File: flow/config.mk
export PLATFORM = sky130hd
export DESIGN_NAME = alu
export DESIGN_NICKNAME = alu
export VERILOG_FILES = /design/flow/design.v
export SDC_FILE = /design/flow/constraint.sdc
export NUM_CORES = 4
export LEC_CHECK = 0
export CAP_MARGIN = 20
export CORE_MARGIN = 2
export CORE_UTILIZATION = 70
export SLEW_MARGIN = 20
File: flow/constraint.sdc
create_clock -name core_clock -period 13.9 [get_ports {clk}]
set_input_delay 2.7800 -clock core_clock [delete_from_list [all_inputs] [get_ports {clk}]]
set_output_delay 2.7800 -clock core_clock [all_outputs]
set_load 0.01 [all_outputs]
File: flow/design.v
module ieee754_decoder(
    input mode_fp,               
    input [31:0] fp_a,           
    input [31:0] fp_b,           
    output wire sign_a,          
    output wire sign_b,          
    output reg [7:0] exp_a,      
    output reg [7:0] exp_b,      
    output reg [22:0] mant_a,    
    output reg [22:0] mant_b,    
    output wire is_nan_a,        
    output wire is_nan_b,        
    output wire is_inf_a,        
    output wire is_inf_b,        
    output wire is_zero_a,       
    output wire is_zero_b,       
    output wire is_denorm_a,     
    output wire is_denorm_b      
);
    localparam SP_EXP_MAX = 8'hFF;
    localparam HP_EXP_MAX = 5'h1F;
    localparam SP_EXP_BIAS = 127;
    localparam HP_EXP_BIAS = 15;
    wire [7:0] sp_exp_a, sp_exp_b;
    wire [22:0] sp_mant_a, sp_mant_b;
    assign sign_a = mode_fp ? fp_a[31] : fp_a[15];   
    assign sign_b = mode_fp ? fp_b[31] : fp_b[15];
    assign sp_exp_a = fp_a[30:23];
    assign sp_exp_b = fp_b[30:23];
    assign sp_mant_a = fp_a[22:0];
    assign sp_mant_b = fp_b[22:0];
    wire [4:0] hp_exp_a, hp_exp_b;
    wire [9:0] hp_mant_a, hp_mant_b;
    assign hp_exp_a = fp_a[14:10];   
    assign hp_exp_b = fp_b[14:10];
    assign hp_mant_a = fp_a[9:0];    
    assign hp_mant_b = fp_b[9:0];
    always @(*) begin
        if (mode_fp) begin
            exp_a = sp_exp_a;
            exp_b = sp_exp_b;
            mant_a = sp_mant_a;
            mant_b = sp_mant_b;
        end else begin
            exp_a = (hp_exp_a == 5'b0) ? 8'b0 : (hp_exp_a == 5'h1F) ? 8'hFF : hp_exp_a - HP_EXP_BIAS + SP_EXP_BIAS;
            exp_b = (hp_exp_b == 5'b0) ? 8'b0 : (hp_exp_b == 5'h1F) ? 8'hFF : hp_exp_b - HP_EXP_BIAS + SP_EXP_BIAS;
            mant_a = {hp_mant_a, 13'b0};
            mant_b = {hp_mant_b, 13'b0};
        end
    end
    wire sp_zero_a, sp_denorm_a, sp_inf_a, sp_nan_a;
    wire hp_zero_a, hp_denorm_a, hp_inf_a, hp_nan_a;
    assign sp_zero_a = (sp_exp_a == 8'b0) && (sp_mant_a == 23'b0);
    assign sp_denorm_a = (sp_exp_a == 8'b0) && (sp_mant_a != 23'b0);
    assign sp_inf_a = (sp_exp_a == 8'hFF) && (sp_mant_a == 23'b0);
    assign sp_nan_a = (sp_exp_a == 8'hFF) && (sp_mant_a != 23'b0);
    assign hp_zero_a = (hp_exp_a == 5'b0) && (hp_mant_a == 10'b0);
    assign hp_denorm_a = (hp_exp_a == 5'b0) && (hp_mant_a != 10'b0);
    assign hp_inf_a = (hp_exp_a == 5'h1F) && (hp_mant_a == 10'b0);
    assign hp_nan_a = (hp_exp_a == 5'h1F) && (hp_mant_a != 10'b0);
    wire sp_zero_b, sp_denorm_b, sp_inf_b, sp_nan_b;
    wire hp_zero_b, hp_denorm_b, hp_inf_b, hp_nan_b;
    assign sp_zero_b = (sp_exp_b == 8'b0) && (sp_mant_b == 23'b0);
    assign sp_denorm_b = (sp_exp_b == 8'b0) && (sp_mant_b != 23'b0);
    assign sp_inf_b = (sp_exp_b == 8'hFF) && (sp_mant_b == 23'b0);
    assign sp_nan_b = (sp_exp_b == 8'hFF) && (sp_mant_b != 23'b0);
    assign hp_zero_b = (hp_exp_b == 5'b0) && (hp_mant_b == 10'b0);
    assign hp_denorm_b = (hp_exp_b == 5'b0) && (hp_mant_b != 10'b0);
    assign hp_inf_b = (hp_exp_b == 5'h1F) && (hp_mant_b == 10'b0);
    assign hp_nan_b = (hp_exp_b == 5'h1F) && (hp_mant_b != 10'b0);
    assign is_zero_a = mode_fp ? sp_zero_a : hp_zero_a;
    assign is_zero_b = mode_fp ? sp_zero_b : hp_zero_b;
    assign is_denorm_a = mode_fp ? sp_denorm_a : hp_denorm_a;
    assign is_denorm_b = mode_fp ? sp_denorm_b : hp_denorm_b;
    assign is_inf_a = mode_fp ? sp_inf_a : hp_inf_a;
    assign is_inf_b = mode_fp ? sp_inf_b : hp_inf_b;
    assign is_nan_a = mode_fp ? sp_nan_a : hp_nan_a;
    assign is_nan_b = mode_fp ? sp_nan_b : hp_nan_b;
endmodule
module ieee754_encoder(
    input mode_fp,               
    input sign,                  
    input [7:0] exp,            
    input [22:0] mant,          
    output reg [31:0] fp_result  
);
    localparam SP_EXP_BIAS = 127;
    localparam HP_EXP_BIAS = 15;
    reg [4:0] hp_exp;
    reg [9:0] hp_mant;
    reg [8:0] temp_exp;
    always @(*) begin
        if (mode_fp) begin
            fp_result = {sign, exp, mant};
        end else begin
            if (exp == 8'b0) begin
                hp_exp = 5'b0;  
            end else if (exp == 8'hFF) begin
                hp_exp = 5'h1F;  
            end else begin
                temp_exp = exp - SP_EXP_BIAS + HP_EXP_BIAS;
                if (temp_exp <= 0) begin
                    hp_exp = 5'b0;  
                end else if (temp_exp >= 5'h1F) begin
                    hp_exp = 5'h1F;  
                end else begin
                    hp_exp = temp_exp[4:0];
                end
            end
            hp_mant = mant[22:13];
            fp_result = {16'b0, sign, hp_exp, hp_mant};
        end
    end
endmodule
module fp_adder_subber(
    input clk,
    input rst,
    input mode_fp,               
    input operation,             
    input sign_a,
    input sign_b,
    input [7:0] exp_a,
    input [7:0] exp_b,
    input [22:0] mant_a,
    input [22:0] mant_b,
    input round_mode,
    output reg result_sign,
    output reg [7:0] result_exp,
    output reg [22:0] result_mant,
    output reg overflow,
    output reg underflow,
    output reg inexact
);
    wire effective_sub;           
    wire [7:0] larger_exp, smaller_exp;
    wire [23:0] larger_mant, smaller_mant;   
    wire larger_sign, smaller_sign;
    wire exp_diff_overflow;
    wire [7:0] exp_diff;
    wire [25:0] aligned_smaller_mant;     
    wire [26:0] sum_result;  
    wire [4:0] leading_zeros;
    wire [7:0] normalized_exp;
    wire [22:0] normalized_mant;
    localparam SP_EXP_BIAS = 127;
    localparam HP_EXP_BIAS = 15;
    localparam SP_EXP_MAX = 8'hFF;
    localparam HP_EXP_MAX = 5'h1F;
    assign effective_sub = sign_a ^ sign_b ^ operation;
    wire a_larger = (exp_a > exp_b) || ((exp_a == exp_b) && (mant_a >= mant_b));
    assign larger_exp = a_larger ? exp_a : exp_b;
    assign smaller_exp = a_larger ? exp_b : exp_a;
    assign larger_mant = a_larger ? {1'b1, mant_a} : {1'b1, mant_b};
    assign smaller_mant = a_larger ? {1'b1, mant_b} : {1'b1, mant_a};
    assign larger_sign = a_larger ? sign_a : (sign_b ^ operation);
    assign smaller_sign = a_larger ? (sign_b ^ operation) : sign_a;
    assign {exp_diff_overflow, exp_diff} = larger_exp - smaller_exp;
    assign aligned_smaller_mant = (exp_diff >= 26) ? 26'b0 : ({smaller_mant, 2'b0} >> exp_diff);
    wire [25:0] larger_extended = {larger_mant, 2'b0};
    assign sum_result = effective_sub ? 
                    (larger_extended - aligned_smaller_mant) :
                    (larger_extended + aligned_smaller_mant);
    function [4:0] count_leading_zeros;
        input [26:0] value;
        integer j;
        reg found;
        begin
            count_leading_zeros = 27;
            found = 0;
            for (j = 26; j >= 0; j = j - 1) begin
                if (value[j] && !found) begin
                    count_leading_zeros = 26 - j;
                    found = 1;
                end
            end
        end
    endfunction
    assign leading_zeros = count_leading_zeros(sum_result);
    wire sum_zero = (sum_result == 27'b0);
    wire lz_under = (leading_zeros > larger_exp);
    wire [22:0] lz_mant =
        (leading_zeros == 5'd1)  ? sum_result[23:1] :
        (leading_zeros == 5'd2)  ? sum_result[22:0] :
        (leading_zeros == 5'd3)  ? {sum_result[21:0], 1'b0} :
        (leading_zeros == 5'd4)  ? {sum_result[20:0], 2'b0} :
        (leading_zeros == 5'd5)  ? {sum_result[19:0], 3'b0} :
        (leading_zeros == 5'd6)  ? {sum_result[18:0], 4'b0} :
        (leading_zeros == 5'd7)  ? {sum_result[17:0], 5'b0} :
        (leading_zeros == 5'd8)  ? {sum_result[16:0], 6'b0} :
        (leading_zeros == 5'd9)  ? {sum_result[15:0], 7'b0} :
        (leading_zeros == 5'd10) ? {sum_result[14:0], 8'b0} :
        (leading_zeros == 5'd11) ? {sum_result[13:0], 9'b0} : 23'b0;
    wire n_sign = sum_zero ? 1'b0 : larger_sign;
    wire [7:0] n_exp =
        sum_zero       ? 8'b0 :
        sum_result[26] ? larger_exp + 8'd1 :
        sum_result[25] ? larger_exp :
        sum_result[24] ? larger_exp - 8'd1 :
        lz_under       ? 8'b0 : larger_exp - leading_zeros;
    wire [22:0] n_mant =
        sum_zero       ? 23'b0 :
        sum_result[26] ? sum_result[25:3] :
        sum_result[25] ? sum_result[24:2] :
        sum_result[24] ? sum_result[23:1] :
        lz_under       ? 23'b0 : lz_mant;
    wire n_underflow = !sum_zero && !sum_result[26] && !sum_result[25] && !sum_result[24] && lz_under;
    wire n_inexact =
        sum_zero       ? 1'b0 :
        sum_result[26] ? (sum_result[2:0] != 3'b0) :
        sum_result[25] ? (sum_result[1:0] != 2'b0) :
        sum_result[24] ? sum_result[0] : 1'b0;
    wire sp_ovf = mode_fp && (n_exp >= SP_EXP_MAX);
    wire hp_ovf = !mode_fp && (n_exp >= (HP_EXP_MAX - HP_EXP_BIAS + SP_EXP_BIAS));
    always @(*) begin
        result_sign = n_sign;
        underflow = n_underflow;
        inexact = n_inexact;
        overflow = sp_ovf | hp_ovf;
        result_exp = sp_ovf ? SP_EXP_MAX : hp_ovf ? (HP_EXP_MAX - HP_EXP_BIAS + SP_EXP_BIAS) : n_exp;
        result_mant = (sp_ovf | hp_ovf) ? 23'b0 : n_mant;
    end
endmodule
module fp_multiplier(
    input clk,
    input rst,
    input mode_fp,               
    input sign_a,
    input sign_b,
    input [7:0] exp_a,
    input [7:0] exp_b,
    input [22:0] mant_a,
    input [22:0] mant_b,
    input round_mode,
    output reg result_sign,
    output reg [7:0] result_exp,
    output reg [22:0] result_mant,
    output reg overflow,
    output reg underflow,
    output reg inexact
);
    reg [23:0] mant_a_ext, mant_b_ext;   
    reg [47:0] product;                  
    reg [8:0] exp_sum;                  
    wire signed [9:0] biased_exp;              
    wire signed [9:0] hp_biased_exp;           
    localparam SP_EXP_BIAS = 127;
    localparam HP_EXP_BIAS = 15;
    localparam SP_EXP_MAX = 8'hFF;
    localparam HP_EXP_MAX = 5'h1F;
    reg [47:0] s1_product;
    reg signed [9:0]  s1_exp_sum;
    reg        s1_sign;
    assign biased_exp = s1_product[47] ? s1_exp_sum + 10'sd1 : s1_exp_sum;
    assign hp_biased_exp = biased_exp - SP_EXP_BIAS + HP_EXP_BIAS;
    always @(posedge clk) begin
        if (rst) begin
            result_sign <= 1'b0;
            result_exp <= 8'b0;
            result_mant <= 23'b0;
            overflow <= 1'b0;
            underflow <= 1'b0;
            inexact <= 1'b0;
            mant_a_ext <= 24'b0;
            mant_b_ext <= 24'b0;
            s1_product <= 48'b0;
            s1_exp_sum <= 10'b0;
            s1_sign <= 1'b0;
        end else begin
            mant_a_ext <= {1'b1, mant_a};
            mant_b_ext <= {1'b1, mant_b};
            s1_product <= {1'b1, mant_a} * {1'b1, mant_b};
            s1_exp_sum <= exp_a + exp_b - SP_EXP_BIAS;
            s1_sign <= sign_a ^ sign_b;
            result_sign <= s1_sign;
            overflow <= 1'b0;
            underflow <= 1'b0;
            if (s1_product[47]) begin
                result_mant <= s1_product[46:24];
                inexact <= (s1_product[23:0] != 24'b0);
            end else begin
                result_mant <= s1_product[45:23];
                inexact <= (s1_product[22:0] != 23'b0);
            end
            if (mode_fp) begin
                if (biased_exp <= 0) begin
                    result_exp <= 8'b0;
                    result_mant <= 23'b0;
                    underflow <= 1'b1;
                end else if (biased_exp >= SP_EXP_MAX) begin
                    result_exp <= SP_EXP_MAX;
                    result_mant <= 23'b0;
                    overflow <= 1'b1;
                end else begin
                    result_exp <= biased_exp[7:0];
                end
            end else begin
                if (hp_biased_exp <= 0) begin
                    result_exp <= 8'b0;
                    result_mant <= 23'b0;
                    underflow <= 1'b1;
                end else if (hp_biased_exp >= HP_EXP_MAX) begin
                    result_exp <= 8'hFF;  
                    result_mant <= 23'b0;
                    overflow <= 1'b1;
                end else begin
                    result_exp <= hp_biased_exp - HP_EXP_BIAS + SP_EXP_BIAS;
                end
            end
        end
    end
endmodule
module fp_divider(
    input clk,
    input rst,
    input start,
    input mode_fp,               
    input sign_a,                
    input sign_b,                
    input [7:0] exp_a,           
    input [7:0] exp_b,           
    input [22:0] mant_a,         
    input [22:0] mant_b,         
    input round_mode,
    output reg result_sign,
    output reg [7:0] result_exp,
    output reg [22:0] result_mant,
    output reg overflow,
    output reg underflow,
    output reg inexact,
    output reg ready
);
    reg [23:0] dividend, divisor;        
    reg [47:0] quotient;                
    reg [8:0] exp_diff;                 
    reg [8:0] biased_exp;               
    reg [2:0] div_state;
    localparam DIV_IDLE = 3'b000;
    localparam DIV_SETUP = 3'b001;
    localparam DIV_COMPUTE = 3'b010;
    localparam DIV_NORMALIZE = 3'b011;
    localparam DIV_ROUND = 3'b100;
    localparam DIV_DONE = 3'b101;
    reg [4:0] div_counter;
    reg [48:0] remainder;                
    integer i;
    reg [5:0] shift_amount;
    localparam SP_EXP_BIAS = 127;
    localparam HP_EXP_BIAS = 15;
    localparam SP_EXP_MAX = 8'hFF;
    localparam HP_EXP_MAX = 5'h1F;
    function [5:0] count_quotient_leading_zeros;
        input [47:0] value;
        integer j;
        begin
            count_quotient_leading_zeros = 46;
            for (j = 45; j >= 0; j = j - 1) begin
                if (value[j]) begin
                    count_quotient_leading_zeros = 45 - j;
                    j = -1;  
                end
            end
        end
    endfunction
    always @(posedge clk) begin
        if (rst) begin
            div_state <= DIV_IDLE;
            result_sign <= 1'b0;
            result_exp <= 8'b0;
            result_mant <= 23'b0;
            overflow <= 1'b0;
            underflow <= 1'b0;
            inexact <= 1'b0;
            ready <= 1'b1;
            div_counter <= 5'b0;
            quotient <= 48'b0;
            remainder <= 49'b0;
        end else begin
            case (div_state)
                DIV_IDLE: begin
                    ready <= 1'b1;
                    if (start) begin
                        ready <= 1'b0;
                        div_state <= DIV_SETUP;
                        result_sign <= sign_a ^ sign_b;
                        dividend <= {1'b1, mant_a};
                        divisor <= {1'b1, mant_b};
                        exp_diff <= exp_a - exp_b + SP_EXP_BIAS;
                        quotient <= 48'b0;
                        remainder <= {1'b0, {1'b1, mant_a}, 24'b0};  
                        div_counter <= 5'd24;  
                    end
                end
                DIV_SETUP: begin
                    div_state <= DIV_COMPUTE;
                end
                DIV_COMPUTE: begin
                    if (div_counter > 0) begin
                        if (remainder[48:24] >= {1'b0, divisor}) begin
                            remainder <= (remainder - {1'b0, divisor, 24'b0}) << 1;
                            quotient <= (quotient << 1) | 1'b1;
                        end else begin
                            remainder <= remainder << 1;
                            quotient <= quotient << 1;
                        end
                        div_counter <= div_counter - 1;
                    end else begin
                        div_state <= DIV_NORMALIZE;
                    end
                end
                DIV_NORMALIZE: begin
                    if (quotient[23]) begin
                        result_mant <= quotient[22:0];
                        biased_exp <= exp_diff;
                        inexact <= (remainder != 49'b0);
                    end else if (quotient[22]) begin
                        result_mant <= {quotient[21:0], 1'b0};
                        biased_exp <= exp_diff - 1;
                        inexact <= (remainder != 49'b0);
                    end else if (quotient[21]) begin
                        result_mant <= {quotient[20:0], 2'b0};
                        biased_exp <= exp_diff - 2;
                        inexact <= (remainder != 49'b0);
                    end else begin
                        result_mant <= 23'b0;
                        biased_exp <= 9'b0;
                        underflow <= 1'b1;
                    end
                    div_state <= DIV_ROUND;
                end
                DIV_ROUND: begin
                    if (mode_fp) begin
                        if (biased_exp <= 0) begin
                            result_exp <= 8'b0;
                            underflow <= 1'b1;
                        end else if (biased_exp >= SP_EXP_MAX) begin
                            result_exp <= SP_EXP_MAX;
                            overflow <= 1'b1;
                        end else begin
                            result_exp <= biased_exp[7:0];
                        end
                    end else begin
                        if ((biased_exp - SP_EXP_BIAS + HP_EXP_BIAS) <= 0) begin
                            result_exp <= 8'b0;
                            underflow <= 1'b1;
                        end else if ((biased_exp - SP_EXP_BIAS + HP_EXP_BIAS) >= HP_EXP_MAX) begin
                            result_exp <= 8'hFF;  
                            overflow <= 1'b1;
                        end else begin
                            result_exp <= (biased_exp - SP_EXP_BIAS + HP_EXP_BIAS) - HP_EXP_BIAS + SP_EXP_BIAS;
                        end
                    end
                    div_state <= DIV_DONE;
                end
                DIV_DONE: begin
                    ready <= 1'b1;
                    if (!start) begin
                        div_state <= DIV_IDLE;
                        overflow <= 1'b0;
                        underflow <= 1'b0;
                        inexact <= 1'b0;
                    end
                end
                default: div_state <= DIV_IDLE;
            endcase
        end
    end
endmodule
`timescale 1ns / 1ps
module alu(
    input clk,
    input rst,
    input [31:0] op_a,         
    input [31:0] op_b,         
    input [2:0] op_code,       
    input mode_fp,             
    input round_mode,          
    input start,               
    output reg [31:0] result,  
    output reg valid_out,      
    output reg [4:0] flags     
);
    localparam OP_ADD = 3'b000;   
    localparam OP_SUB = 3'b001;   
    localparam OP_MUL = 3'b010;   
    localparam OP_DIV = 3'b011;   
    localparam SP_SIGN_POS = 31;
    localparam SP_EXP_MSB = 30;
    localparam SP_EXP_LSB = 23;
    localparam SP_MANT_MSB = 22;
    localparam SP_MANT_LSB = 0;
    localparam SP_EXP_BIAS = 127;
    localparam SP_EXP_WIDTH = 8;
    localparam SP_MANT_WIDTH = 23;
    localparam HP_SIGN_POS = 15;
    localparam HP_EXP_MSB = 14;
    localparam HP_EXP_LSB = 10;
    localparam HP_MANT_MSB = 9;
    localparam HP_MANT_LSB = 0;
    localparam HP_EXP_BIAS = 15;
    localparam HP_EXP_WIDTH = 5;
    localparam HP_MANT_WIDTH = 10;
    wire sign_a, sign_b, result_sign;
    wire [7:0] exp_a, exp_b;
    wire [22:0] mant_a, mant_b;
    wire [7:0] result_exp;
    wire [22:0] result_mant;
    wire [31:0] encoded_result;
    wire is_nan_a, is_nan_b, is_inf_a, is_inf_b, is_zero_a, is_zero_b;
    wire is_denorm_a, is_denorm_b;
    reg [2:0] state;
    localparam IDLE = 3'b000;
    localparam DECODE = 3'b001;
    localparam COMPUTE = 3'b010;
    localparam NORMALIZE = 3'b011;
    localparam ENCODE = 3'b100;
    localparam DONE = 3'b101;
    reg [31:0] temp_a, temp_b;
    reg [2:0] current_op;
    reg current_mode;
    reg current_round_mode;
    reg [1:0] mul_counter;
    ieee754_decoder decoder_inst (
        .mode_fp(current_mode),
        .fp_a(temp_a),
        .fp_b(temp_b),
        .sign_a(sign_a),
        .sign_b(sign_b),
        .exp_a(exp_a),
        .exp_b(exp_b),
        .mant_a(mant_a),
        .mant_b(mant_b),
        .is_nan_a(is_nan_a),
        .is_nan_b(is_nan_b),
        .is_inf_a(is_inf_a),
        .is_inf_b(is_inf_b),
        .is_zero_a(is_zero_a),
        .is_zero_b(is_zero_b),
        .is_denorm_a(is_denorm_a),
        .is_denorm_b(is_denorm_b)
    );
    wire add_overflow, add_underflow, add_inexact;
    wire add_result_sign;
    wire [7:0] add_result_exp;
    wire [22:0] add_result_mant;
    fp_adder_subber adder_sub_inst (
        .clk(clk),
        .rst(rst),
        .mode_fp(current_mode),
        .operation(current_op[0]),  
        .sign_a(sign_a),
        .sign_b(sign_b),
        .exp_a(exp_a),
        .exp_b(exp_b),
        .mant_a(mant_a),
        .mant_b(mant_b),
        .round_mode(current_round_mode),
        .result_sign(add_result_sign),
        .result_exp(add_result_exp),
        .result_mant(add_result_mant),
        .overflow(add_overflow),
        .underflow(add_underflow),
        .inexact(add_inexact)
    );
    wire mul_overflow, mul_underflow, mul_inexact;
    wire mul_result_sign;
    wire [7:0] mul_result_exp;
    wire [22:0] mul_result_mant;
    fp_multiplier multiplier_inst (
        .clk(clk),
        .rst(rst),
        .mode_fp(current_mode),
        .sign_a(sign_a),
        .sign_b(sign_b),
        .exp_a(exp_a),
        .exp_b(exp_b),
        .mant_a(mant_a),
        .mant_b(mant_b),
        .round_mode(current_round_mode),
        .result_sign(mul_result_sign),
        .result_exp(mul_result_exp),
        .result_mant(mul_result_mant),
        .overflow(mul_overflow),
        .underflow(mul_underflow),
        .inexact(mul_inexact)
    );
    wire div_overflow, div_underflow, div_inexact, div_ready;
    wire div_result_sign;
    wire [7:0] div_result_exp;
    wire [22:0] div_result_mant;
    fp_divider divider_inst (
        .clk(clk),
        .rst(rst),
        .start((state == COMPUTE) && (current_op == OP_DIV) && !(is_nan_a || is_nan_b || is_inf_a || is_inf_b || is_zero_b)),
        .mode_fp(current_mode),
        .sign_a(sign_a),
        .sign_b(sign_b),
        .exp_a(exp_a),
        .exp_b(exp_b),
        .mant_a(mant_a),
        .mant_b(mant_b),
        .round_mode(current_round_mode),
        .result_sign(div_result_sign),
        .result_exp(div_result_exp),
        .result_mant(div_result_mant),
        .overflow(div_overflow),
        .underflow(div_underflow),
        .inexact(div_inexact),
        .ready(div_ready)
    );
    reg final_result_sign;
    reg [7:0] final_result_exp;
    reg [22:0] final_result_mant;
    reg final_overflow, final_underflow, final_inexact;
    always @(*) begin
        case (current_op)
            OP_ADD, OP_SUB: begin
                final_result_sign = add_result_sign;
                final_result_exp = add_result_exp;
                final_result_mant = add_result_mant;
                final_overflow = add_overflow;
                final_underflow = add_underflow;
                final_inexact = add_inexact;
            end
            OP_MUL: begin
                final_result_sign = mul_result_sign;
                final_result_exp = mul_result_exp;
                final_result_mant = mul_result_mant;
                final_overflow = mul_overflow;
                final_underflow = mul_underflow;
                final_inexact = mul_inexact;
            end
            OP_DIV: begin
                final_result_sign = div_result_sign;
                final_result_exp = div_result_exp;
                final_result_mant = div_result_mant;
                final_overflow = div_overflow;
                final_underflow = div_underflow;
                final_inexact = div_inexact;
            end
            default: begin
                final_result_sign = 1'b0;
                final_result_exp = 8'b0;
                final_result_mant = 23'b0;
                final_overflow = 1'b0;
                final_underflow = 1'b0;
                final_inexact = 1'b0;
            end
        endcase
    end
    ieee754_encoder encoder_inst (
        .mode_fp(current_mode),
        .sign(final_result_sign),
        .exp(final_result_exp),
        .mant(final_result_mant),
        .fp_result(encoded_result)
    );
    always @(posedge clk) begin
        if (rst) begin
            state <= IDLE;
            result <= 32'b0;
            valid_out <= 1'b0;
            flags <= 5'b0;
            mul_counter <= 2'b0;
        end else begin
            case (state)
                IDLE: begin
                    valid_out <= 1'b0;
                    if (start) begin
                        temp_a <= op_a;
                        temp_b <= op_b;
                        current_op <= op_code;
                        current_mode <= mode_fp;
                        current_round_mode <= round_mode;
                        state <= DECODE;
                    end
                end
                DECODE: begin
                    state <= COMPUTE;
                end
                COMPUTE: begin
                    if (is_nan_a || is_nan_b) begin
                        if (current_mode)  
                            result <= 32'h7FC00000;  
                        else  
                            result <= {16'h0, 16'h7E00};  
                        flags <= 5'b10000;  
                        state <= DONE;
                    end else if (is_inf_a || is_inf_b) begin
                        case (current_op)
                            OP_ADD, OP_SUB: begin
                                if (is_inf_a && is_inf_b && (sign_a ^ sign_b ^ current_op[0])) begin
                                    if (current_mode)
                                        result <= 32'h7FC00000;
                                    else
                                        result <= {16'h0, 16'h7E00};
                                    flags <= 5'b10000;  
                                end else begin
                                    flags <= 5'b0;
                                    if (current_mode)
                                        result <= is_inf_a ? temp_a : temp_b;
                                    else
                                        result <= is_inf_a ? temp_a : temp_b;
                                end
                            end
                            OP_MUL: begin
                                if (is_zero_a || is_zero_b) begin
                                    if (current_mode)
                                        result <= 32'h7FC00000;
                                    else
                                        result <= {16'h0, 16'h7E00};
                                    flags <= 5'b10000;  
                                end else begin
                                    flags <= 5'b0;
                                    if (current_mode)
                                        result <= {sign_a ^ sign_b, 8'hFF, 23'b0};
                                    else
                                        result <= {16'b0, sign_a ^ sign_b, 5'h1F, 10'b0};
                                end
                            end
                            OP_DIV: begin
                                if (is_inf_a && is_inf_b) begin
                                    if (current_mode)
                                        result <= 32'h7FC00000;
                                    else
                                        result <= {16'h0, 16'h7E00};
                                    flags <= 5'b10000;  
                                end else if (is_inf_a) begin
                                    flags <= 5'b0;
                                    if (current_mode)
                                        result <= {sign_a ^ sign_b, 8'hFF, 23'b0};
                                    else
                                        result <= {16'b0, sign_a ^ sign_b, 5'h1F, 10'b0};
                                end else begin
                                    flags <= 5'b0;
                                    if (current_mode)
                                        result <= {sign_a ^ sign_b, 31'b0};
                                    else
                                        result <= {16'b0, sign_a ^ sign_b, 15'b0};
                                end
                            end
                        endcase
                        state <= DONE;
                    end else if (is_zero_b && current_op == OP_DIV) begin
                        if (is_zero_a) begin
                            if (current_mode)
                                result <= 32'h7FC00000;
                            else
                                result <= {16'h0, 16'h7E00};
                            flags <= 5'b10000;  
                        end else begin
                            if (current_mode)
                                result <= {sign_a ^ sign_b, 8'hFF, 23'b0};
                            else
                                result <= {16'b0, sign_a ^ sign_b, 5'h1F, 10'b0};
                            flags <= 5'b01000;  
                        end
                        state <= DONE;
                    end else if ((is_zero_a || is_zero_b) && current_op == OP_MUL) begin
                        if (current_mode)
                            result <= {sign_a ^ sign_b, 31'b0};  
                        else
                            result <= {16'b0, sign_a ^ sign_b, 15'b0};  
                        flags <= 5'b0;  
                        state <= DONE;
                    end else begin
                        if (current_op == OP_MUL) begin
                            mul_counter <= 2'd2;
                        end
                        state <= NORMALIZE;
                    end
                end
                NORMALIZE: begin
                    if (final_overflow) begin
                        if (current_mode)  
                            result <= {final_result_sign, 8'hFF, 23'b0};  
                        else  
                            result <= {16'b0, final_result_sign, 5'h1F, 10'b0};  
                        flags[4] <= 1'b0;  
                        flags[3] <= 1'b0;  
                        flags[2] <= 1'b1;  
                        flags[1] <= 1'b0;  
                        flags[0] <= final_inexact;  
                        state <= DONE;
                    end else if (final_underflow) begin
                        if (current_mode)
                            result <= {final_result_sign, 31'b0};  
                        else
                            result <= {16'b0, final_result_sign, 15'b0};  
                        flags[4] <= 1'b0;  
                        flags[3] <= 1'b0;  
                        flags[2] <= 1'b0;  
                        flags[1] <= 1'b1;  
                        flags[0] <= final_inexact;  
                        state <= DONE;
                    end else begin
                        flags[4] <= 1'b0;  
                        flags[3] <= 1'b0;  
                        flags[2] <= final_overflow;    
                        flags[1] <= final_underflow;   
                        flags[0] <= final_inexact;     
                        if (current_op == OP_DIV) begin
                            if (div_ready) begin
                                state <= ENCODE;
                            end
                        end else if (current_op == OP_MUL) begin
                            if (mul_counter == 0) begin
                                state <= ENCODE;
                            end else begin
                                mul_counter <= mul_counter - 1;
                            end
                        end else begin
                            state <= ENCODE;
                        end
                    end
                end
                ENCODE: begin
                    result <= encoded_result;
                    state <= DONE;
                end
                DONE: begin
                    valid_out <= 1'b1;
                    if (!start) begin
                        state <= IDLE;
                    end
                end
                default: state <= IDLE;
            endcase
        end
    end
endmodule
File: flow/run.sh
#!/bin/bash
# the make line also repeats each setting of config.mk as NAME=value (left out here)
make -C /OpenROAD-flow-scripts/flow DESIGN_CONFIG=/design/flow/config.mk WORK_HOME=/design/flow/orfs CLKGATE_MAP_FILE= finish
==> summary.txt, run 1 <==
Main metrics from the flow reports.

The flow ran to the end, but the layout failed its checks. The violated checks flagged are negative setup slack. The post-synth net total is 6,455. Per the synth stats, the flop cell with the highest instance count is dfxtp_1.

The dominant power group in this design is combinational cells. The final worst setup slack is -632 ps. Of the synthesized area, sequential elements account for 17.5%.

The worst slack at placement is -806 ps. Tracing the worst setup path back leads to its startpoint at temp_b[10]$_DFFE_PP_. The most critical min-delay path falls under reg2reg. The fraction of the cycle the final worst path needs is 105%. The kind of cell with the highest combined delay along the critical path is AND-OR/OR-AND gates. The adder-cell share of the synthesized area is 31.1%. The reported leakage power is ~25 nW. The startpoint of the worst hold path is result[0]$_SDFFE_PP0P_. For reference, the final report shows the hold violation count at 0. fa_1 takes more of the synthesized area than any other cell. Counting flops with an async set or reset pin after synthesis yields a share of 0%. The slew at the pin closest to its max-slew limit is 1120 ps. The detailed-router iteration count before antenna repair came out at 10. The post-synth count of flops with an enable pin is 109. The depth of the worst hold-timing path is 2. Among the non-sequential cells, adder cells take the most area.

Setup repair after global routing could not meet its margin everywhere. In this run the core area contains 93 standard-cell rows. The number of instances in the synthesized netlist came out at 5,542.

The cell at the root of the clock tree is clkbuf_16. STA lists the startpoint of the worst register-to-register path as temp_b[10]$_DFFE_PP_. The final tally of setup violations came out at 39. The largest voltage drop on the vdd net is 0.463 mV. Entering global routing, the biggest net connects 147 pins. The total grt overflow is 0. Of the total power, the clock network draws 12.5%. The delay of the slowest cell on the worst path came out at about 570 ps. The width of the die is 259 um. The sink of the worst hold path is result[0]$_SDFFE_PP0P_.

The critical path crosses 73 cells after its start point. The area inside the core boundary is 64,500 um^2. The minimum clock period after layout came out at 14,530 ps.

The number of buffers and inverters on the critical path came out at 10. The average wire per cell in the routed design came out at 27.1 um. The arrival time of data at the critical path endpoint came out at between 10,000 and 15,000 ps.

The placement report lists the number of port buffers as 108. Per the log, the first TritonRoute iteration ended with a DRC count of 8,417. In the power breakdown, the internal column shows 4.16 mW. The remaining antenna violation count after routing is 0. The net total in the final layout came out at roughly 6,900. The largest individual stage delay along the critical path comes from the cell or4_4. The overall global routing resource usage is a little over half. The proportion of netlist area held by the largest area contributor is 21.5%. In this run, post-CTS hold repair placed 0 buffers. In this run the cell area measured after placement is 51,300 um^2. After Yosys synthesis, AND-OR and OR-AND compound gates account for 16.8% of the synthesized area. The number of standard cells reported by yosys came out at 5,542. The number of global-route vias before repair was between 40,000 and 50,000. The count of filler cells inserted in the layout is 3,655.

The largest fanout on the critical path is 5. The number of warnings in the stage logs is 107. The ratio of total power to cell area came out at 167 nW/um^2. The starting density of the core is 70.8%.

The number of top-level pins is 110. The total number of clock tree sinks is 345. By area the synthesized netlist is led by fa_1, dfxtp_1, ha_1. The first-pass GRT wire length is 278,000 um. The power consumed by combinational cells came out at roughly 6.7 mW.

The synthesized-area fraction occupied by and/or/nand/nor cells came out at a little under a fifth. The area figure in the yosys stat output came out at 45,700 um^2. The CTS buffer count came out at 40. The placer congestion estimate came out at 1.11.

The worst-case register-to-register setup slack is -630 ps. The clock skew after layout is a little over 40 ps. The via count is 48,176.

The area of the mapped netlist is approximately 46,000 um^2. The worst setup path is captured at a register. Looking at the reg2reg group, the worst path ends at result[14]$_SDFFE_PP0P_. The flow reports that sequential cells draw between 10% and 20% of the design power.

The warning tally printed by Yosys for this design is 6. The most frequently used library cell after synthesis is inv_1. The upper clock frequency limit came out at 68.8 MHz. Ranked by instance count, the synthesized netlist is headed by inv_1, nand2_1, nor2_1.

In this run the mean area of a mapped cell was 8.24 um^2. The ratio of routed vias to standard cells came out at 6.95. The headroom to the max-slew limit is 24.5%. The gate-level netlist out of Yosys references 113 unique cell types. In this run, the combinational gates consume about three quarters of the power.

On the reported timing paths, the clock transition at the registers reads 70 ps. The parity-gate share of the synthesized area counting xor and xnor cells came out at 3.01%. The initial antenna violation count came to 21. The cell area after layout came out at 54,200 um^2. The switching share of power is 54.1%. The clock network latency to the later pin of the worst-skew pair came out at 630 ps. Per STA, the endpoint of the critical path is result[14]$_SDFFE_PP0P_. The worst register-to-register path has a depth of 73. The total of max-cap violations is 0. The H-tree depth is 2. The mux share of post-synthesis cell area came out at 4.56%.

The data required time at the worst endpoint came out at 14,330 ps. The detailed-route wire length is approximately 190,000 um. The power dissipated by switching net loads is ~4.9 mW.

The flop and latch count out of synthesis came out at approximately 350. Summed over all nets, the half-perimeter wirelength after detailed placement is 136,000 um. The final max-slew violation count is 0. The maximum count of clock buffers along a single path came out at 3. The overall die size recorded for this design is 67,300 um^2.

TritonCTS built the clock tree. The flip-flop and latch power is ~1.2 mW. The nature of the critical path startpoint is a register.

The kind of critical path is reg2reg. In this run, power in the clock network comes to 1.13 mW. The layout-stage area growth over the synthesis result is 18.7%. The height of the die is 259 um. The post-detailed-route DRC marker count came out at 0.
## repair_timing
action | 4_1_cts | 5_1_grt
setup endpoints to repair | 39 | 39
pin swaps | 54 | 89
endpoints found under the hold margin | 0 | 0
buffers inserted | 58 | 25
gates resized | 90 | 87
gates cloned | 0 | 1
## metal layers
layer	up-vias	wire [um]	part of all wire, %	track usage (%)
li1	19825	-	-	-
met1	22424	60600	32	62.5
met2	4372	76000	41	79.0
met3	1533	30700	16	25.1
met4	22	20000	11	43.7
met5	-	321	0.17	1.14
## cell type report
class	instances	area, um^2	area share, %
multi-input cells	4170	34900	64.4
flip-flops and latches	345	8000	14.8
repair buffers	769	6200	11.4
inverters	696	2610	4.82
clock buffers	57	1170	2.15
well taps	855	1070	1.97
clock inverters	16	196	0.362
diodes	25	62.6	0.115
## stage by stage
stage	instances	utilization, %	hold WS, ps	power (mW)	TNS [ps]
final	6933	84.1	458	9.07	-20380
after CTS	6882	83.1	452	8.49	-103
after detailed placement	6752	79.6	427	7.20	-27030
after global routing	6910	84.0	472	9.32	-33880
after global placement	6752	79.6	420	7.00	-18770
after floorplan	5542	-	414	4.91	-8510
==> run 2: changes to the inputs <==
Settings changed: CORE_UTILIZATION 70 to 65, MAX_ROUTING_LAYER set to met4.
Clock period 13.9 ns to 12.1 ns, I/O delays scaled along.
==> run 2 against run 1 <==
Effect of this change: still fails the layout checks on negative setup slack; clock skew grew 18 ps; synthesized cell count unchanged; count of clock-buffer cells in the layout is 1 higher; global-route usage shrank 1.3 points; sequential power rose by about 10%; flip-flop count did not move; clock power is about 20% higher; critical path depth decreased by 3; synthesized area unchanged; die size increased by 7.6%; routed wire length increased by 1.6%; core utilization is 4.3 points lower.
==> summary.txt, run 2 <==
Main metrics from the flow reports.

The number of placed instances with taps included is 7,030 (+4.1%). The arrival time of data at the critical path endpoint came out at 14,930 ps (-40 ps). The total grt overflow came to 0 (unchanged). The depth of the worst register-to-register path is 70 (-4.1%). The die area is 72,400 um^2 (+7.6%). The area of the mapped netlist came to 45,700 um^2 (unchanged). The worst setup path is of the reg2reg kind.

The parity-gate share of the synthesized area counting xor and xnor cells came out at 3.01% (unchanged). The number of standard cells reported by yosys is 5,542 (unchanged). The mux share of post-synthesis cell area was 4.56% (unchanged). The maximum count of clock buffers along a single path is 3 (unchanged). The beginning of the critical path is temp_b[10]$_DFFE_PP_. The post-synth net total came out at 6,455 (unchanged). The post-detailed-route DRC marker count was 0 (unchanged). The clock tree from TritonCTS is yes. The net total in the final layout is 7,083 (+2.1%). The overall global routing resource usage is 53.5% (-1.3 points).

The ratio of total power to cell area is 188 nW/um^2 (+12%). The number of DRC markers after the initial detailed-route iteration is 7,080 (-16%). The delay of the slowest cell on the worst path is 560 ps (about the same). The via count is 47,904 (-0.56%).

The height of the die came to 269 um (+3.7%). The starting density of the core came out at 65.4% (-5.4 points). The design internal power came out at 4.87 mW (+17%).

The largest area contributor in the synthesized netlist is fa_1. Grouping non-sequential cells by family puts the most area in adder cells. The largest fanout on the critical path is 6 (+1).

The initial antenna violation count came out at 22 (+4.8%). The power consumed by combinational cells is 7.73 mW (+15%). The number of buffers inserted by port buffering came out at 108 (unchanged). The largest net degree at the start of global routing is 80 (-46%).

The layout checks failed on negative setup slack. The final worst setup slack was -2350 ps (-1720 ps). The timing report shows that the slowest cell on the worst path is or4_4. The number of global-route vias before repair is 46,992 (-1.2%). The fraction of registers with async set/reset came out at 0% (unchanged).

Broken down by cell family, the worst path's largest delay share belongs to AND-OR/OR-AND gates. The proportion of netlist area held by the largest area contributor was 21.5% (unchanged). The worst-case register-to-register setup slack came out at -2350 ps (-1720 ps).

Setup repair after global routing could not meet its margin everywhere. The detailed-router iteration count before antenna repair was 19 (+9). The detailed-placement wirelength estimate is 144,000 um (+5.7%). The upper clock frequency limit is 69.2 MHz (+0.54%). The endpoint of the most critical register-to-register path is result[13]$_SDFFE_PP0P_. The tightest min-delay check is of the reg2reg type. The adder-cell share of the synthesized area is 31.1% (unchanged). The width of the die is 269 um (+3.7%).

The number of warnings in the stage logs came out at 104 (-2.8%). The clock network power share is 12.7% (+0.2 points). The remaining antenna violation count after routing is 0 (unchanged). The count of hold-fix buffers inserted at cts is 0 (unchanged). The post-CTS clock slew at the launch and capture registers of the worst setup and hold paths is 60 ps (about the same). The number of distinct library cells after synthesis is 113 (unchanged).

The main area contributors are fa_1, dfxtp_1, ha_1. The largest voltage drop on the vdd net is 0.337 mV (-27%). The clock skew after layout came to 59.1 ps (+18.1 ps).

The mean cell area of the mapped netlist came out at 8.24 um^2 (unchanged). The final core area utilization is 79.7% (-4.3 points). The ratio of routed vias to standard cells came to 6.68 (-3.9%). The clock network latency to the later pin of the worst-skew pair is 650 ps (+20 ps). The number of non-filler instances in the completed layout came to 7,172 (+3.4%). The number of instances in the synthesized netlist came to 5,542 (unchanged). The area inside the core boundary is 69,800 um^2 (+8.3%). The most common cell in the synthesized netlist is inv_1. The largest part of the power goes to combinational cells. The post-synth tally of flip-flops with integrated enable came to 109 (unchanged). The power dissipated by switching net loads is 5.57 mW (+13%).

The most frequent cell on the critical path is ha_4. The headroom to the max-slew limit came to 23.7% (-0.79 points). The flop and latch count out of synthesis was 345 (unchanged). The total negative slack came out at -86,680 ps (-66,300 ps). The worst hold path terminates at flags[1]$_SDFFE_PP0P_. The total of max-cap violations is 0 (unchanged). The sequential-to-total area share from yosys stat is 17.5% (unchanged). The number of buffers and inverters on the critical path is 9 (-1).

The area figure in the yosys stat output is 45,700 um^2 (unchanged). The startpoint identified for the worst register-to-register timing path is temp_b[10]$_DFFE_PP_. The depth of the worst hold-timing path came out at 2 (unchanged).

The startpoint of the worst hold path is flags[1]$_SDFFE_PP0P_. The clock distribution power is 1.32 mW (+20%). The synthesized-area fraction occupied by and/or/nand/nor cells is 18.5% (unchanged). The last element of the critical path is result[13]$_SDFFE_PP0P_. The average wire per cell in the routed design came out at 26.6 um (-1.7%). STA classifies the critical path startpoint as a register. The share of total power in combinational logic came out at 74.0% (-0.2 points).

The count of warnings emitted by yosys came out at 6 (unchanged). The most used flip-flop cell after synthesis is dfxtp_1. The number of rows created at floorplan came out at 97 (+4.3%). The data required time at the worst endpoint was 12,580 ps (-1750 ps).

The number of top-level pins came to 110 (unchanged). The placer congestion estimate is 1.07 (-3.3%). The H-tree depth is 2 (unchanged). The worst setup path is captured at a register. The switching share of power is 53.3% (-0.80 points). The cell depth of the worst setup path came out at 70 (-4.1%). The CTS buffer count came out at 42 (+5.0%). Yosys reports that the most numerous cell types are inv_1, nand2_1, nor2_1. The reported leakage power was 25.7 nW (+3.0%). The final max-slew violation count came out at 0 (unchanged). Between the synthesized netlist and the finished layout, the area growth was recorded as 21.9%. The cell at the root of the clock tree is clkbuf_16. The number of hold-slack violations in the final timing report was 0 (unchanged). The first-pass GRT wire length is 279,000 um (+0.37%). The detailed-route wire length is 191,000 um (+1.6%). The total number of clock tree sinks came to 345 (unchanged). The aoi/oai-family share of the synthesized area is 16.8% (unchanged). The slew at the pin closest to its max-slew limit is 1140 ps (+21.8 ps). The run finished, with violations left. The fraction of the cycle the final worst path needs is 119% (+15 points). The final tally of setup violations is 39 (unchanged).

The flip-flop and latch power is 1.39 mW (+10%). The part of the power in registers came to 13.3% (about the same). The minimum clock period after layout came out at 14,450 ps (-77.7 ps).
[run 2: layout make-up]
type,count,area (um^2)
clock buffer,58,1200
sequential,345,8000
tap,940,1180
clock inverter,20,233
timing repair buffer,915,7400
fill,4448,14100
multi-input combinational,4170,34900
antenna,28,70.1
inverter,696,2610
[run 2: repair_timing]
item                                    4_1_cts  5_1_grt
resized                                      42      128
endpoints found under the setup margin       39       39
setup buffers                                14       20
pin swaps                                    28       74
gates cloned                                  2        0
[run 2: per-stage QoR]
stage	setup slack [ps]	hold slack (ps)	cell area (um^2)	total power, mW
floorplan	-2180	414	46100	5.64
global placement	-2220	416	53000	8.14
finish	-2350	455	55600	10.4
detailed placement	-2580	425	53000	8.33
global route	-2800	458	55600	10.8
CTS	-2100	445	54800	9.81
[run 2: per-layer routing]
layer,global-route usage (%),wire (um)
met1,61.3,64300
met2,76.2,78100
met3,22.2,30700
met4,36.2,17600
met5,-,0
==> run 3: changes to the inputs <==
Settings changed: ABC_AREA set to 1, CAP_MARGIN 20 to 10, CORE_UTILIZATION 65 to 72, CTS_CLUSTER_DIAMETER set to 348, CTS_CLUSTER_SIZE set to 98, MAX_ROUTING_LAYER met4 to not set, PLACE_DENSITY set to 0.36, SETUP_SLACK_MARGIN set to -1.0, TNS_END_PERCENT set to 10.
Clock period 12.1 ns to 10.5 ns, I/O delays scaled along.
==> run 3 against run 2 <==
Effect of this change: synthesized area down 3.5%; the flow now stops in 5_1_grt; die size down 13%; synthesized cell count up 6.9%.
==> summary.txt, run 3 <==
Main metrics from the flow reports.

The number of distinct library cells after synthesis is 79 (-30%). The post-synth net total came out at 6,837 (+5.9%). The number of instances in the synthesized netlist was 5,924 (+6.9%). The number of rows created at floorplan came to 90 (-7.2%). It got as far as 5_1_grt and failed there. The CTS buffer count came out at 7 (-83%). The total number of clock tree sinks came out at 345 (unchanged). The number of top-level pins came out at 110 (unchanged). The H-tree depth is 1 (-1). The aoi/oai-family share of the synthesized area came to 15.4% (-1.4 points). Of the combinational cells, the family taking the most area is adder cells. The width of the die came to 251 um (-6.6%).

The tool reported: "[ERROR GRT-0232] Routing congestion too high. Check the congestion heatmap in the GUI". Summed over all instances, the cell type with the most area after synthesis is fa_1. The area inside the core boundary is 60,500 um^2 (-13%).

The synthesis run shows the most used standard cells to be nand2_1, inv_1, nor2_1. The starting density of the core came out at 72.9% (+7.4 points). Post-synth the commonest register cell is dfxtp_1. The proportion of netlist area held by the largest area contributor came out at 22.3% (+0.78 points). The flop and latch count out of synthesis is 345 (unchanged). The die area came to 63,200 um^2 (-13%). The count of warnings emitted by yosys is 6 (unchanged). The mux share of post-synthesis cell area came out at 0.0710% (-4.5 points). The sequential-to-total area share from yosys stat came out at 18.2% (+0.64 points). The area figure in the yosys stat output came out at 44,100 um^2 (-3.5%). The parity-gate share of the synthesized area counting xor and xnor cells is 1.91% (-1.1 points). After synthesis, the cell types taking the most area are fa_1, dfxtp_1, ha_1.

The height of the die came out at 251 um (-6.6%). The maximum count of clock buffers along a single path came out at 3 (unchanged). Global routing used 74.2% of the available tracks. The number of buffers inserted by port buffering came out at 108 (unchanged). The number of standard cells reported by yosys came to 5,924 (+6.9%). The tree is rooted in a clkbuf_16.

The mean cell area of the mapped netlist came out at 7.44 um^2 (-9.7%). The synthesized-area fraction occupied by and/or/nand/nor cells is 20.9% (+2.4 points). The adder-cell share of the synthesized area came out at 32.2% (+1.1 points). The total grt overflow came out at 9. The post-synth tally of flip-flops with integrated enable came out at 109 (unchanged). The area of the mapped netlist is 44,100 um^2 (-3.5%). The count of hold-fix buffers inserted at cts is 0 (unchanged). The fraction of registers with async set/reset is 0% (unchanged). The run stopped with a tool error. The detailed-placement wirelength estimate is 137,000 um (-4.2%). The placer congestion estimate came out at 1.12 (+4.5%). The most instantiated library cell after synthesis is nand2_1.
==> run 3: through the flow <==
stage	setup TNS [ps]	cell area (um^2)	setup slack (ps)	cells	hold slack (ps)
floorplan	-32270	44100	-979	5924	388
global placement	-59980	51000	-1610	7333	392
detailed placement	-79940	51000	-2130	7333	396
CTS	-60670	51700	-1590	7357	418
==> run 3: what timing repair did <==
action | in CTS
pin swaps | 24
setup endpoints to repair | 39
gates cloned | 3
setup buffers | 16
gates resized | 71
==> run 3: routing by layer <==
layer	GRT overflow	GRT usage, %
met4	3	69.5
met3	0	58.8
met5	0	40.0
met1	0	75.2
met2	6	90.4
==> run 4: changes to the inputs <==
Settings changed: ABC_AREA 1 to not set, CAP_MARGIN 10 to 20, CELL_PAD_IN_SITES_DETAIL_PLACEMENT set to 2, CORE_MARGIN 2 to 3, CORE_UTILIZATION 72 to 35, CTS_CLUSTER_DIAMETER 348 to not set, CTS_CLUSTER_SIZE 98 to 71, GPL_ROUTABILITY_DRIVEN set to 1, HOLD_SLACK_MARGIN set to 0.09, PLACE_DENSITY 0.36 to 0.91, SETUP_SLACK_MARGIN -1.0 to -0.92, TNS_END_PERCENT 10 to 85.
Clock period 10.5 ns to 9.49 ns, I/O delays scaled along.
==> run 4 against run 3 <==
Effect of this change: the flow stops in 4_1_cts; synthesized area rose by 3.6%; synthesized cell count fell by 6.4%; die size rose by 110%.
==> summary.txt, run 4 <==
Main metrics from the flow reports.

The aoi/oai-family share of the synthesized area came to 16.8% (+1.4 points). The number of placed instances with taps included came out at 7,952 (+8.4%). The mean cell area of the mapped netlist came to 8.24 um^2 (+11%). The post-synth tally of flip-flops with integrated enable came out at 109 (unchanged). The flow stopped in 4_1_cts. The flow did not finish. The proportion of netlist area held by the largest area contributor was 21.5% (-0.78 points). The number of distinct library cells after synthesis is 113 (+43%). The largest combinational cell category by area is adder cells. The largest area contributor in the synthesized netlist is fa_1. The width of the die is 367 um (+46%). For reference, the top cells by area after synthesis are fa_1, dfxtp_1, ha_1.

The number of buffers inserted by port buffering was 108 (unchanged). The number of instances in the synthesized netlist is 5,542 (-6.4%). The first error in the log reads "[ERROR DPL-0033] detailed placement checks failed during check placement". Ranked by instance count, the synthesized netlist is headed by inv_1, nand2_1, nor2_1.

The fraction of registers with async set/reset came to 0% (unchanged). The number of rows created at floorplan came to 131 (+46%). The count of warnings emitted by yosys came out at 6 (unchanged). The area figure in the yosys stat output came out at 45,700 um^2 (+3.6%). The post-synth net total was 6,455 (-5.6%).

The flop and latch count out of synthesis came out at 345 (unchanged). The mux share of post-synthesis cell area came out at 4.56% (+4.5 points). The height of the die came to 367 um (+46%).

The die area was 135,000 um^2 (+110%). The most used flip-flop cell after synthesis is dfxtp_1. The synthesized-area fraction occupied by and/or/nand/nor cells was 18.5% (-2.4 points). The sequential-to-total area share from yosys stat came out at 17.5% (-0.64 points).

The placer congestion estimate came out at 1.08 (-3.4%). The number of standard cells reported by yosys is 5,542 (-6.4%). The adder-cell share of the synthesized area came out at 31.1% (-1.1 points). The area inside the core boundary came out at 129,000 um^2 (+110%). The parity-gate share of the synthesized area counting xor and xnor cells came out at 3.01% (+1.1 points).

The starting density of the core came out at 35.5% (-37 points). The area of the mapped netlist is 45,700 um^2 (+3.6%). For this run the top cell type by instance count after synthesis was inv_1.

The number of top-level pins is 110 (unchanged). The detailed-placement wirelength estimate was 358,000 um (+160%).
-- run 4: metrics by stage --
stage	worst slack (ps)	area (um^2)	setup TNS [ps]
3_5_place_dp	-9200	54900	-383710
3_3_place_gp	-4720	54900	-184880
2_1_floorplan	-4790	46100	-180570
==> run 5: changes to the inputs <==
Settings changed: CAP_MARGIN 20 to 40, CTS_CLUSTER_SIZE 71 to 54, PLACE_DENSITY 0.91 to not set, SETUP_SLACK_MARGIN -0.92 to not set.
==> run 5 against run 4 <==
Effect of this change: synthesized cell count stayed put; die size is the same; synthesized area unchanged; the flow stops in 5_1_grt.
==> summary.txt, run 5 <==
Main metrics from the flow reports.

The run stopped with a tool error. The stage where the run came to a stop is 5_1_grt. The first error in the log reads "[ERROR GRT-0232] Routing congestion too high. Check the congestion heatmap in the GUI". The die area is 135,000 um^2 (unchanged).

The most used flip-flop cell after synthesis is dfxtp_1. After synthesis, the cell types taking the most area are fa_1, dfxtp_1, ha_1. The total number of clock tree sinks came out at between 300 and 400. The clock tree synthesis step divided the H-tree into 2 levels. The sequential-to-total area share from yosys stat came out at 17.5% (unchanged). The total grt overflow is about 330. The number of top-level pins came out at 110 (unchanged).

The CTS buffer count came out at 47. The fraction of registers with async set/reset is 0% (unchanged). The area figure in the yosys stat output came to 45,700 um^2 (unchanged). The placer congestion estimate came out at 1.01 (-6.4%). The mean cell area of the mapped netlist is 8.24 um^2 (unchanged). The number of distinct library cells after synthesis came to 113 (unchanged).

The post-synth tally of flip-flops with integrated enable is 109 (unchanged). The maximum count of clock buffers along a single path is 3. The area of the mapped netlist came to 45,700 um^2 (unchanged). The proportion of netlist area held by the largest area contributor is 21.5% (unchanged). The synthesized-area fraction occupied by and/or/nand/nor cells came out at 18.5% (unchanged). The number of placed instances with taps included came out at 7,994 (+0.53%). The parity-gate share of the synthesized area counting xor and xnor cells is 3.01% (unchanged). Of the combinational cells, the family taking the most area is adder cells. The area inside the core boundary came out at 129,000 um^2 (unchanged).

The adder-cell share of the synthesized area is 31.1% (unchanged). The number of standard cells reported by yosys is 5,542 (unchanged). The number of instances in the synthesized netlist is 5,542 (unchanged). The height of the die came out at 367 um (unchanged). The number of buffers inserted by port buffering came out at 108 (unchanged). The placed instance area is 55,300 um^2 (+0.82%). Yosys reports that the most numerous cell types are inv_1, nand2_1, nor2_1. The number of rows created at floorplan came to 131 (unchanged).

The detailed-placement wirelength estimate is 235,000 um (-34%). The width of the die came out at 367 um (unchanged). The aoi/oai-family share of the synthesized area is 16.8% (unchanged). The starting density of the core is 35.5% (unchanged). The root buffer cell chosen for the clock tree is clkbuf_16. The overall global routing resource usage is 74.3%. The count of warnings emitted by yosys was 6 (unchanged). The flop and latch count out of synthesis was 345 (unchanged). The post-synth net total is 6,455 (unchanged). The cell type that accounts for the most area after synthesis is fa_1.

The mux share of post-synthesis cell area is 4.56% (unchanged). By instance count, the leading cell after synthesis is inv_1.
-- run 5: routing by layer --
metal	global-route usage, %	GRT overflow
met1	73.9	7
met2	87.4	144
met3	64.7	20
met4	69.3	147
met5	46.0	7
-- run 5: per-stage QoR --
stage | utilization [%] | worst slack [ps]
2_1_floorplan | - | -4790
3_3_place_gp | 43.0 | -5020
3_5_place_dp | 43.1 | -5980
4_1_cts | 45.0 | -5460
-- run 5: repair_timing --
item | in CTS
gates cloned | 3
pin swaps | 40
buffers inserted | 27
endpoints found under the setup margin | 61
hold buffers | 0
resized | 157
==> run 6: changes to the inputs <==
Settings changed: ABC_AREA set to 1, CAP_MARGIN 40 to 20, CELL_PAD_IN_SITES_DETAIL_PLACEMENT 2 to not set, CORE_ASPECT_RATIO set to 1.13, CORE_MARGIN 3 to 2, CORE_UTILIZATION 35 to 54, CTS_CLUSTER_DIAMETER set to 32, CTS_CLUSTER_SIZE 54 to 43, GPL_TIMING_DRIVEN set to 1, HOLD_SLACK_MARGIN 0.09 to not set, MAX_ROUTING_LAYER set to met4, PLACE_DENSITY_LB_ADDON set to 0.01, SETUP_SLACK_MARGIN set to 1.45, TNS_END_PERCENT 85 to not set.
Clock period 9.49 ns to 8.34 ns, I/O delays scaled along.
==> run 6 against run 5 <==
Effect of this change: the layout now fails its checks (negative setup slack); die size decreased by 38%; synthesized cell count increased by 6.9%; synthesized area decreased by 3.5%.
==> summary.txt, run 6 <==
Main metrics from the flow reports.

The first-pass GRT wire length came out at between 200,000 and 300,000 um. The ratio of routed vias to standard cells is 5.83. The tree is rooted in a clkbuf_16. The number of top-level pins came out at 110 (unchanged). The synthesized-area fraction occupied by and/or/nand/nor cells is 20.9% (+2.4 points).

The placed instance area is 53,200 um^2 (-3.8%). The run did not pass the layout checks because of negative setup slack. The clock skew after layout is between 20 and 25 ps. The number of warnings reported in the stage logs is 100. The number of distinct library cells after synthesis is 79 (-30%).

Looking at the hold checks, the worst path lands on multiplier_inst.result_sign$_SDFF_PP0_. fa_1 takes more of the synthesized area than any other cell. STA lists the endpoint of the worst register-to-register path as result[14]$_SDFFE_PP0P_. The cell area after layout came out at 58,700 um^2.

The capturing element type of the critical path is a register. The switching share of power came out at between 40% and 50%. The worst setup path is launched from a register. The via count is 47,413. The average wire per cell in the routed design came out at between 20 and 25 um.

The area of the mapped netlist came out at 44,100 um^2 (-3.5%). The cell depth of the worst setup path is about 93. The aoi/oai-family share of the synthesized area is 15.4% (-1.4 points). The number of rows created at floorplan is 111 (-15%). The area inside the core boundary is 81,000 um^2 (-37%). The mean cell area of the mapped netlist came to 7.44 um^2 (-9.7%). The registers of the reported paths see a clock transition of 50 ps.

The arrival time of data at the critical path endpoint came out at 12,820 ps. The total grt overflow is 0. The flop and latch count out of synthesis is 345 (unchanged).

At the pin with the least slew margin, the transition time is 1110 ps. Looking at the reg2reg group, the worst path starts from current_mode$_DFFE_PP_. Cell internal power was estimated by the tool at 8.61 mW. The detailed-router iteration count before antenna repair is 8. The number of global-route vias before repair is 48,048. The net total in the final layout is slightly below 8,000. IR analysis of the VDD net gives a maximum drop of 1.24 mV. TritonRoute reported its final design rule violation total as 0.

The clock network latency to the later pin of the worst-skew pair is 630 ps. In this run the worst setup path terminates at result[14]$_SDFFE_PP0P_. The mux share of post-synthesis cell area came to 0.0710% (-4.5 points). By area the synthesized netlist is led by fa_1, dfxtp_1, ha_1.

The worst-case reg-to-reg setup slack stands at -3990 ps. From the final report, the count of setup violators was given as just over 60. The H-tree depth is 3 (+1). The number of instances in the synthesized netlist came out at 5,924 (+6.9%). The adder-cell share of the synthesized area is 32.2% (+1.1 points). The total number of clock tree sinks is 345 (unchanged). The flip-flop and latch power came out at ~2 mW.

The headroom to the max-slew limit came out at 25.1%. The count of filler cells inserted in the layout is between 6,000 and 7,000. The delay of the slowest cell on the worst path is 410 ps. Setup repair after global routing could not meet its margin everywhere. The most critical hold endpoint after final layout shows a slack of 402 ps.

The overall global routing resource usage came out at 45.8%. The proportion of netlist area held by the largest area contributor came out at 22.3% (+0.78 points). The most frequent cell on the critical path is nand2_1.

The number of DRC markers after the initial detailed-route iteration is 4,133. The worst slack at placement is -4100 ps (+1890 ps). Measured in cells, the most critical reg-to-reg path has a length of ~93. The family with the most delay on the worst path is simple AND/OR/NAND/NOR gates.

The kind of critical path is reg2reg. The remaining antenna violation count after routing came out at 0. The final max-slew violation count came out at 0. The count of cells in the finished layout, fillers not included, comes to ~8,100. After layout, the minimum clock period comes to 12,330 ps. The fraction of the cycle the final worst path needs is 148%. The post-synth tally of flip-flops with integrated enable came out at 109 (unchanged).

The area figure in the yosys stat output is 44,100 um^2 (-3.5%). The detailed-placement wirelength estimate came out at 145,000 um (-38%). The run finished, with violations left. In this run the worst hold path is classified as reg2reg. In the synthesized netlist, the cells that appear most often are nand2_1, inv_1, nor2_1. The maximum count of clock buffers along a single path is 3 (unchanged). The layout-stage area growth over the synthesis result came out at 33.2%. The largest net degree at the start of global routing came out at 68. The post-synth net total is 6,837 (+5.9%). The count of warnings emitted by yosys came out at 6 (unchanged). The placer congestion estimate was 1.16 (+15%). For the worst min-delay path, the startpoint reported by OpenROAD is multiplier_inst.s1_sign$_SDFF_PP0_. The number of buffers inserted by port buffering came to 108 (unchanged). Summed over all combinational cells, the power is 11.0 mW. The script computed a power per unit cell area of 275 nW/um^2. The width of the die came out at 273 um (-26%). The depth of the worst hold-timing path came out at 2. Looking at the group totals, the largest power group turns out to be combinational cells. The final worst setup slack came out at -3990 ps. The synthesis stats list as the most numerous cell nand2_1.

The starting density of the core came out at 54.4% (+19 points). The initial antenna violation count is 13. The clock tree from TritonCTS is yes.

The parity-gate share of the synthesized area counting xor and xnor cells came out at 1.91% (-1.1 points). The clock network accounts for between 15 and 20% of the total power. The clock distribution power is approximately 3.2 mW.

The fraction of registers with async set/reset came out at 0% (unchanged). The share of total power in combinational logic is 67.8%. The total of max-cap violations came out at 0. The part of the power in registers came out at 12.6%. Tracing the worst setup path back leads to its startpoint at current_mode$_DFFE_PP_.

The CTS buffer count is 79 (+68%). The detailed-route wire length came out at around 190,000 um. The most used flip-flop cell after synthesis is dfxtp_1. The reported leakage power is 28.5 nW.

The sequential-to-total area share from yosys stat came out at 18.2% (+0.64 points). The number of standard cells reported by yosys came out at 5,924 (+6.9%). The height of the die is 308 um (-16%). The die area came to 83,900 um^2 (-38%). The number of placed instances with taps included is 7,800 (-2.4%). The cell with the biggest individual delay on the critical path is edfxtp_1. The OpenROAD report gives the critical path a required time of 8830 ps. The timing report notes that buffer and inverter cells on the critical path total 24.

The count of hold-fix buffers inserted at cts is 0 (unchanged). Hold-check failures listed in the final report amount to 0. The largest fanout on the critical path came out at 20. Per the OpenROAD power report, switching power amounts to between 7 and 8 mW.

The synthesis run identifies the leading combinational cell family as adder cells. Static timing analysis puts the maximum clock frequency at 81.1 MHz.
-- run 6: repair_timing --
action                     CTS  global route
gates cloned                 5             2
hold endpoints to repair     0             0
setup endpoints to repair   71            86
resized                    146           184
pin swaps                   87           120
buffers inserted           130            43
-- run 6: final cells by class --
| class | instances | area [um^2] | area share, % |
|---|---|---|---|
| antenna | 13 | 32.5 | 0.0554 |
| clock buffer | 95 | 2130 | 3.63 |
| clock inverter | 49 | 563 | 0.959 |
| inverter | 1063 | 4040 | 6.87 |
| multi-input combinational | 4275 | 32600 | 55.6 |
| sequential | 345 | 8000 | 13.6 |
| tap | 1073 | 1340 | 2.29 |
| timing repair buffer | 1223 | 9950 | 16.9 |
| timing repair inverter | 2 | 20.0 | 0.0341 |
-- run 6: per-layer routing --
metal	vias up	GRT usage [%]	wire length, um
met5	-	-	0
met4	0	36.1	19000
met2	2647	73.0	86600
met1	22456	49.0	65000
met3	981	10.8	17500
li1	21329	-	-
-- run 6: metrics by stage --
step	util (%)	TNS, ps	power [mW]
2_1_floorplan	-	-104010	7.47
3_3_place_gp	65.8	-160060	11.5
3_5_place_dp	65.8	-176330	11.7
4_1_cts	71.1	-154590	15.4
5_1_grt	72.5	-206440	17.3
6_report	72.5	-170070	16.2
Power figures rest on the tool's default switching activity, not on a simulated workload.
